Setup of v40:
// TNS_dec_33
module TNS_dec_33(
    input wire clk,
    input wire rst_n,
    input wire [32:0] codein,
    output reg [30 - 1 : 0] dataout
    );
    wire [30 - 1 : 0] dataout_wire;
    assign dataout_wire = (codein[32]*847425747) + (codein[31]*564950498) + (codein[30]*282475249) + 
                    (codein[29]*121060821) + (codein[28]*80707214) + (codein[27]*40353607) + 
                    (codein[26]*17294403) + (codein[25]*11529602) + (codein[24]*5764801) + 
                    (codein[23]*2470629) + (codein[22]*1647086) + (codein[21]*823543) + 
                    (codein[20]*352947) + (codein[19]*235298) + (codein[18]*117649) + (codein[17]*50421) + (codein[16]*33614) + 
                    (codein[15]*16807) + (codein[14]*7203) + (codein[13]*4802) + (codein[12]*2401) + (codein[11]*1029) +
                    (codein[10]*686) + (codein[9]*343) + (codein[8]*147) + (codein[7]*98) + (codein[6]*49) +
                    (codein[5]*21) + (codein[4]*14) + (codein[3]*7) + (codein[2]*3) + (codein[1]*2) +
                    (codein[0]*1);
    always @(posedge clk or negedge rst_n) begin
        if (~rst_n) begin
            dataout <= 0;
        end
        else begin
            dataout <= dataout_wire;
        end
    end
endmodule
==> flow/config.mk <==
export PLATFORM = sky130hd
export DESIGN_NAME = TNS_dec_33
export DESIGN_NICKNAME = TNS_dec_33
export VERILOG_FILES = /design/flow/design.v
export SDC_FILE = /design/flow/constraint.sdc
export NUM_CORES = 4
export LEC_CHECK = 0
export CAP_MARGIN = 0
export CELL_PAD_IN_SITES_GLOBAL_PLACEMENT = 0
export CORE_ASPECT_RATIO = 0.5
export CORE_MARGIN = 6
export CORE_UTILIZATION = 40
export CTS_CLUSTER_DIAMETER = 99
export CTS_CLUSTER_SIZE = 14
export HOLD_SLACK_MARGIN = 0.13
export PLACE_DENSITY = 0.41
export SLEW_MARGIN = 0
export TNS_END_PERCENT = 5
==> flow/constraint.sdc <==
create_clock -name core_clock -period 12.0 [get_ports {clk}]
set_input_delay 2.4000 -clock core_clock [delete_from_list [all_inputs] [get_ports {clk}]]
set_output_delay 2.4000 -clock core_clock [all_outputs]
set_load 0.01 [all_outputs]
run.sh (not shown) runs the stock make flow with config.mk's settings and CLKGATE_MAP_FILE=.
v40: done, clean on timing, DRC and antenna
#### Input delta (v44 over v40)
- CTS_CLUSTER_DIAMETER no longer set, was 99
- CTS_CLUSTER_SIZE now 10, was 14
- PLACE_DENSITY now 0.9, was 0.41
- ABC_AREA now 0, previously not set
- TNS_END_PERCENT now 10, was 5
- CORE_UTILIZATION now 24, was 40
- SLEW_MARGIN now 20, was 0
- HOLD_SLACK_MARGIN no longer set, was 0.13
- CORE_ASPECT_RATIO no longer set, was 0.5
- CORE_MARGIN now 2, was 6
- CELL_PAD_IN_SITES_GLOBAL_PLACEMENT no longer set, was 0
- CAP_MARGIN now 20, was 0
==> results <==
In the flow results for v40 and v44, the met1 global-route usage is smaller on v44.
In the route summary, v44 ends up with a via count exceeding that of v40.
Wire length after detailed routing of v44 exceeds that of v40 by a few percent.
Against v40, v44 reports a cell area that is higher.
Die size: v40 and v44 compared, lower one is v40
Relative to v40, the layout overhead on the synthesized area of v44 is higher by 2.7 points.
NOTE non-clock buffer count v40->v44 decreased by a few percent
v44 -> v40: number of flops mapped to enable cells by yosys flat
What v47 does differently from v44 at the input level:
- TNS_END_PERCENT removed (was 10)
- ABC_AREA changed from 0 to 1
- CTS_CLUSTER_SIZE removed (was 10)
- CORE_UTILIZATION changed from 24 to 40
- PLACE_DENSITY removed (was 0.9)
Results
- v47 ends up with higher synthesized-area fraction occupied by and/or/nand/nor cells than v44 does.
- Per the comparison of v47 with v44, area growth from synthesis to layout -3.1 points; least setup slack across all paths after layout +0.64 ns; data arrival time of the critical path -0.65 ns.

* * *

Starting RTL as in the previous note.
Design TNS_dec_33, start of the top module:
module TNS_dec_33(
    input wire clk,
    input wire rst_n,
    input wire [32:0] codein,
    output reg [30 - 1 : 0] dataout
    );
make LEC_CHECK=0 ABC_AREA=0 CAP_MARGIN=0 CELL_PAD_IN_SITES_DETAIL_PLACEMENT=0 CELL_PAD_IN_SITES_GLOBAL_PLACEMENT=0 CORE_MARGIN=2 CORE_UTILIZATION=35 CTS_CLUSTER_DIAMETER=311 CTS_CLUSTER_SIZE=73 GPL_ROUTABILITY_DRIVEN=0 GPL_TIMING_DRIVEN=0 MAX_ROUTING_LAYER=met5 MIN_ROUTING_LAYER=met2 PLACE_DENSITY_LB_ADDON=0.28 SLEW_MARGIN=20 TNS_END_PERCENT=40 finish   # period 6.48 ns
The baseline produced a layout that fails on setup timing.
==> next run, changes <==
==> flow/config.mk (replaced) <==
export PLATFORM = sky130hd
export DESIGN_NAME = TNS_dec_33
export DESIGN_NICKNAME = TNS_dec_33
export VERILOG_FILES = /design/flow/design.v
export SDC_FILE = /design/flow/constraint.sdc
export NUM_CORES = 4
export LEC_CHECK = 0
export ABC_AREA = 0
export CAP_MARGIN = 20
export CORE_MARGIN = 2
export CORE_UTILIZATION = 72
export HOLD_SLACK_MARGIN = -0.09
export SLEW_MARGIN = 20
==> flow/constraint.sdc (replaced) <==
create_clock -name core_clock -period 6.58 [get_ports {clk}]
set_input_delay 1.3160 -clock core_clock [delete_from_list [all_inputs] [get_ports {clk}]]
set_output_delay 1.3160 -clock core_clock [all_outputs]
set_load 0.01 [all_outputs]
Now the flow never finished: it broke off in global routing (5_1_grt); synthesized area stays the same; die size fell by well over a third; synthesized cell count stays the same.
==> next run, changes <==
--- a/flow/config.mk
+++ b/flow/config.mk
@@ -10,3 +10,3 @@
 export CORE_MARGIN = 2
-export CORE_UTILIZATION = 72
+export CORE_UTILIZATION = 70
 export HOLD_SLACK_MARGIN = -0.09
After rerunning:
- The changed run aborted during global routing (5_1_grt)
- area after synthesis is unchanged
- die area is higher by a few percent
- synthesized cell count stays the same
==> next run, changes <==
--- a/flow/config.mk
+++ b/flow/config.mk
@@ -7,7 +7,6 @@
 export LEC_CHECK = 0
-export ABC_AREA = 0
+export ABC_AREA = 1
 export CAP_MARGIN = 20
 export CORE_MARGIN = 2
-export CORE_UTILIZATION = 70
-export HOLD_SLACK_MARGIN = -0.09
+export CORE_UTILIZATION = 40
 export SLEW_MARGIN = 20
==> flow/constraint.sdc (replaced) <==
create_clock -name core_clock -period 8.8 [get_ports {clk}]
set_input_delay 1.7600 -clock core_clock [delete_from_list [all_inputs] [get_ports {clk}]]
set_output_delay 1.7600 -clock core_clock [all_outputs]
set_load 0.01 [all_outputs]
What happened: Now the flow finished with timing, DRC and antenna clean; die area increases by well over a third; synthesized cell count increases by a quarter to a third; synthesized area increases by a few percent.

* * *

Starting RTL as in the previous note.
make LEC_CHECK=0 ABC_AREA=1 CAP_MARGIN=30 CORE_MARGIN=2 CORE_UTILIZATION=68 HOLD_SLACK_MARGIN=0.3 SLEW_MARGIN=20 finish   # period 6.55 ns
The starting point finished with setup timing left.
Then changed:
Settings changed: ABC_AREA 1 to 0, CTS_CLUSTER_SIZE set to 80, SETUP_SLACK_MARGIN set to 1.32.
Clock period 6.55 ns to 4.89 ns, I/O delays scaled along.
Effect: This time the run failed in global routing (GRT-0232); synthesized cell count is lower by 20%; die size is lower by about 6%; area after synthesis is lower by 6.4%.
Then changed:
Settings changed: ABC_AREA 0 to 1, CAP_MARGIN 30 to 20, CORE_UTILIZATION 68 to 66, CTS_CLUSTER_SIZE 80 to unset, HOLD_SLACK_MARGIN 0.3 to unset, SETUP_SLACK_MARGIN 1.32 to unset.
Clock period 4.89 ns to 15.5 ns, I/O delays scaled along.
Now the flow finished clean.
Die size climbs by 9.8%.
Area after synthesis rises by about 7%.
Synthesized cell count is higher by about 24%.
Then changed:
Settings changed: CORE_UTILIZATION 66 to 25.
Clock period 15.5 ns to 8.8 ns, I/O delays scaled along.
The new run went through all stages and came out clean; clock-buffer cell count increases by 1; routed wire length goes up by 13%; worst setup slack loses 5200 ps; synthesized area does not change; non-clock buffer count rises by 7; die size goes up to 2.6 times its value; sequential share of layout area came out lower by 0.27 points.

* * *

TNS_dec_33 again, from the RTL that the note above started with.
## TNS_dec_33
module TNS_dec_33(
    input wire clk,
    input wire rst_n,
    input wire [32:0] codein,
    output reg [30 - 1 : 0] dataout
    );
Settings: LEC_CHECK=0, CAP_MARGIN=20, CELL_PAD_IN_SITES_GLOBAL_PLACEMENT=0, CORE_ASPECT_RATIO=1.54, CORE_MARGIN=10, CORE_UTILIZATION=40, CTS_CLUSTER_DIAMETER=99, CTS_CLUSTER_SIZE=14, PLACE_DENSITY=0.41, SLEW_MARGIN=0, TNS_END_PERCENT=5; clock period 12.0 ns.
The starting point completed without violations.
==> next run, changes <==
==> flow/config.mk (replaced) <==
export PLATFORM = sky130hd
export DESIGN_NAME = TNS_dec_33
export DESIGN_NICKNAME = TNS_dec_33
export VERILOG_FILES = /design/flow/design.v
export SDC_FILE = /design/flow/constraint.sdc
export NUM_CORES = 4
export LEC_CHECK = 0
export CAP_MARGIN = 20
export CELL_PAD_IN_SITES_GLOBAL_PLACEMENT = 1
export CORE_MARGIN = 2
export CORE_UTILIZATION = 59
export SLEW_MARGIN = 20
Outcome: Setup slack got worse by 0.015 ns; final area goes down slightly; sequential cell count is unchanged; global-route usage came out higher by 11 points; clock-buffer cell count came out lower by 1.

* * *

== job 9786 ==
TNS_dec_33 again, from the RTL that the note above started with.
Design TNS_dec_33, start of the top module:
module TNS_dec_33(
    input wire clk,
    input wire rst_n,
    input wire [32:0] codein,
    output reg [30 - 1 : 0] dataout
    );
    wire [30 - 1 : 0] dataout_wire;
    assign dataout_wire = (codein[32]*847425747) + (codein[31]*564950498) + (codein[30]*282475249) + 
                    (codein[29]*121060821) + (codein[28]*80707214) + (codein[27]*40353607) + 
                    (codein[26]*17294403) + (codein[25]*11529602) + (codein[24]*5764801) + 
                    (codein[23]*2470629) + (codein[22]*1647086) + (codein[21]*823543) + 
                    (codein[20]*352947) + (codein[19]*235298) + (codein[18]*117649) + (codein[17]*50421) + (codein[16]*33614) + 
                    (codein[15]*16807) + (codein[14]*7203) + (codein[13]*4802) + (codein[12]*2401) + (codein[11]*1029) +
                    (codein[10]*686) + (codein[9]*343) + (codein[8]*147) + (codein[7]*98) + (codein[6]*49) +
                    (codein[5]*21) + (codein[4]*14) + (codein[3]*7) + (codein[2]*3) + (codein[1]*2) +
  ...
export LEC_CHECK = 0
export ABC_AREA = 1
export CAP_MARGIN = 20
export CORE_MARGIN = 2
export CORE_UTILIZATION = 66
export SLEW_MARGIN = 20
create_clock -name core_clock -period 7.68 [get_ports {clk}]
Edits applied to the flow inputs when going from job 9786 to job 350:
- swapping 66 for 52 in CORE_UTILIZATION
- swapping 7.68 for 6.28 in the clock period (ns, I/O delays scaled along)
[summary]
Job 350 had finished all stages when the layout checks came back failing, citing negative setup slack.
Reported for job 350 and job 9786, port buffer count turned out identical to the last digit.
Arrival time reported for the critical path endpoint in job 350 vs job 9786: down 920 ps
Per the comparison of job 350 with job 9786, critical path depth moved up; maximum number of pins on one net before global-route repair level; wire length moved up; total core area moved up.
Inputs modified between job 350 and job 3801:
- HOLD_SLACK_MARGIN newly set to -0.09
- CORE_UTILIZATION changed from 52 to 66
- the clock period (ns, I/O delays scaled along) changed from 6.28 to 6.58
==> comparison <==
- Layout checks on job 3801: not met. Flow itself completed; violations: negative setup slack.
- Post-route non-filler standard cell count was lower in job 3801 than in job 350.
- Delta (job 3801 minus job 350): post-CTS setup buffer count went down by 5, non-clock buffer total of the final layout went down by about 10%.
Here is what was changed in the inputs of job 1759 compared with job 3801.
- changing CORE_UTILIZATION from 66 to 59
- removing HOLD_SLACK_MARGIN (formerly -0.09)
- removing ABC_AREA (formerly 1)
- changing the clock period (ns, I/O delays scaled along) from 6.58 to 5.56
--- outcome ---
- Diff job 3801 -> job 1759: count of TritonRoute iterations in the first routing pass now sits lower; floorplan net count now sits lower; worst setup slack after layout now sits lower.
- Looking at area after synthesis across job 3801 and job 1759, the one that comes out lower is job 1759.
- | job 1759 | all stages done | FAIL | negative setup slack |
- When job 1759 is set beside job 3801, its average via count per standard cell turns out to be 1.6% smaller.
- When the final numbers for job 3801 and job 1759 were put side by side, the worst slack after detailed placement turned out to be smaller in job 1759.
- Lower non-filler instance count after layout among job 3801 and job 1759: job 1759
- Going from job 3801 to job 1759, core utilization at floorplan shrinks by 7.0 points.
- Final total negative setup slack | job 1759 below job 3801
### job 1759 -> job 6514
- CORE_UTILIZATION now 72, was 59
- ABC_AREA now 0, previously not set
- HOLD_SLACK_MARGIN now -0.08, previously not set
- the clock period (ns, I/O delays scaled along) now 7.04, was 5.56
Notes after the runs:
Job 6514 never completed, since it errored out during 5_1_grt.
Core box area was lower in the run labelled job 6514.
For the number of cells after detailed placement, job 6514 came in 61 lower than job 1759 did.
Compared with job 1759, job 6514 shows a higher worst-case setup slack after placement.
Re cell resize tally after clock tree synthesis: job 1759 and job 6514 aren't equal, and the higher value belongs to job 1759.
When job 6514 is measured against job 1759, its detailed placer's ending HPWL turns out about 16% higher.
Edits applied to the flow inputs when going from job 6514 to job 8849:
- ABC_AREA: 0 -> unset
- SETUP_SLACK_MARGIN: unset -> 1.78
- HOLD_SLACK_MARGIN: -0.08 -> unset
- CORE_UTILIZATION: 72 -> 64
- the clock period (ns, I/O delays scaled along): 7.04 -> 7.97
Results
The log for job 6514 ends in 5_1_grt with error GRT-0116, so the run never completed.
Every stage of the flow completed for job 8849, and the final layout passed the timing, design-rule and antenna checks.
When the final numbers for job 8849 and job 6514 were put side by side, the number of cells in the design after placement turned out to be smaller in job 8849.
Looking at effective utilization at floorplan across job 8849 and job 6514, the one that comes out lower is job 8849.
Job 6514 → job 8849: overall die area higher, placer's final routability congestion estimate has decreased, die boundary width has increased.

* * *

TNS_dec_33 again, from the RTL that the note above started with.
// TNS_dec_33
module TNS_dec_33(
    input wire clk,
    input wire rst_n,
    input wire [32:0] codein,
    output reg [30 - 1 : 0] dataout
    );
    wire [30 - 1 : 0] dataout_wire;
    assign dataout_wire = (codein[32]*847425747) + (codein[31]*564950498) + (codein[30]*282475249) + 
                    (codein[29]*121060821) + (codein[28]*80707214) + (codein[27]*40353607) + 
                    (codein[26]*17294403) + (codein[25]*11529602) + (codein[24]*5764801) + 
                    (codein[23]*2470629) + (codein[22]*1647086) + (codein[21]*823543) + 
                    (codein[20]*352947) + (codein[19]*235298) + (codein[18]*117649) + (codein[17]*50421) + (codein[16]*33614) + 
                    (codein[15]*16807) + (codein[14]*7203) + (codein[13]*4802) + (codein[12]*2401) + (codein[11]*1029) +
                    (codein[10]*686) + (codein[9]*343) + (codein[8]*147) + (codein[7]*98) + (codein[6]*49) +
  ...
==> flow/config.mk <==
export PLATFORM = sky130hd
export DESIGN_NAME = TNS_dec_33
export DESIGN_NICKNAME = TNS_dec_33
export VERILOG_FILES = /design/flow/design.v
export SDC_FILE = /design/flow/constraint.sdc
export NUM_CORES = 4
export LEC_CHECK = 0
export CAP_MARGIN = 15
export CELL_PAD_IN_SITES_DETAIL_PLACEMENT = 2
export CELL_PAD_IN_SITES_GLOBAL_PLACEMENT = 2
export CORE_ASPECT_RATIO = 0.78
export CORE_MARGIN = 2
export CORE_UTILIZATION = 32
export CTS_CLUSTER_SIZE = 18
export GPL_ROUTABILITY_DRIVEN = 0
export MAX_ROUTING_LAYER = met4
export PLACE_DENSITY_LB_ADDON = 0.12
export SETUP_SLACK_MARGIN = -0.1
export SLEW_MARGIN = 20
==> flow/constraint.sdc <==
create_clock -name core_clock -period 12.0 [get_ports {clk}]
set_input_delay 2.4000 -clock core_clock [delete_from_list [all_inputs] [get_ports {clk}]]
set_output_delay 2.4000 -clock core_clock [all_outputs]
set_load 0.01 [all_outputs]
==> next run, changes <==
- CORE_UTILIZATION: 32 -> 25
- HOLD_SLACK_MARGIN: default -> -0.06
Wire length grows by 7.8%. Non-clock buffer count does not change. First-iteration DRC count goes up by 13%. Worst hold slack gets better by 0.019 ns. Design area increases by 1.0%. Utilization went down by 8.2 points.
==> next run, changes <==
- ABC_AREA: default -> 0
- CAP_MARGIN: 15 -> 20
- CELL_PAD_IN_SITES_DETAIL_PLACEMENT: 2 -> default
- CELL_PAD_IN_SITES_GLOBAL_PLACEMENT: 2 -> default
- CORE_ASPECT_RATIO: 0.78 -> default
- CORE_UTILIZATION: 25 -> 40
- CTS_CLUSTER_DIAMETER: default -> 375
- CTS_CLUSTER_SIZE: 18 -> 100
- GPL_ROUTABILITY_DRIVEN: 0 -> default
- HOLD_SLACK_MARGIN: -0.06 -> default
- MAX_ROUTING_LAYER: met4 -> default
- PLACE_DENSITY_LB_ADDON: 0.12 -> default
- SETUP_SLACK_MARGIN: -0.1 -> default
- TNS_END_PERCENT: default -> 10
What happened:
- The new run produced a clean layout
- wire length went down by 23%
- final area went down by 1.8%
- via count went down by 1.9%
- first-iteration DRC count went up by 12%
- count of clock-buffer cells in the layout is unchanged
- die size went down by 37%
==> next run, changes <==
- ABC_AREA: 0 -> default
- CELL_PAD_IN_SITES_GLOBAL_PLACEMENT: default -> 2
- CORE_ASPECT_RATIO: default -> 0.78
- CORE_UTILIZATION: 40 -> 32
- CTS_CLUSTER_DIAMETER: 375 -> default
- CTS_CLUSTER_SIZE: 100 -> 18
- SETUP_SLACK_MARGIN: default -> -0.1
- TNS_END_PERCENT: 10 -> default
Outcome:
- The new run went through all stages and came out clean
- final area rose by about 0.9%
- critical path depth fell by 3
- maximum frequency fell by 2.2%
- worst setup slack degrades by 0.21 ns
- first-iteration DRC count fell by 6.1%
- non-clock buffer count does not change
- die size rose by about 24%
- via count fell by about 1.2%
- routed wire length rose by about 13%
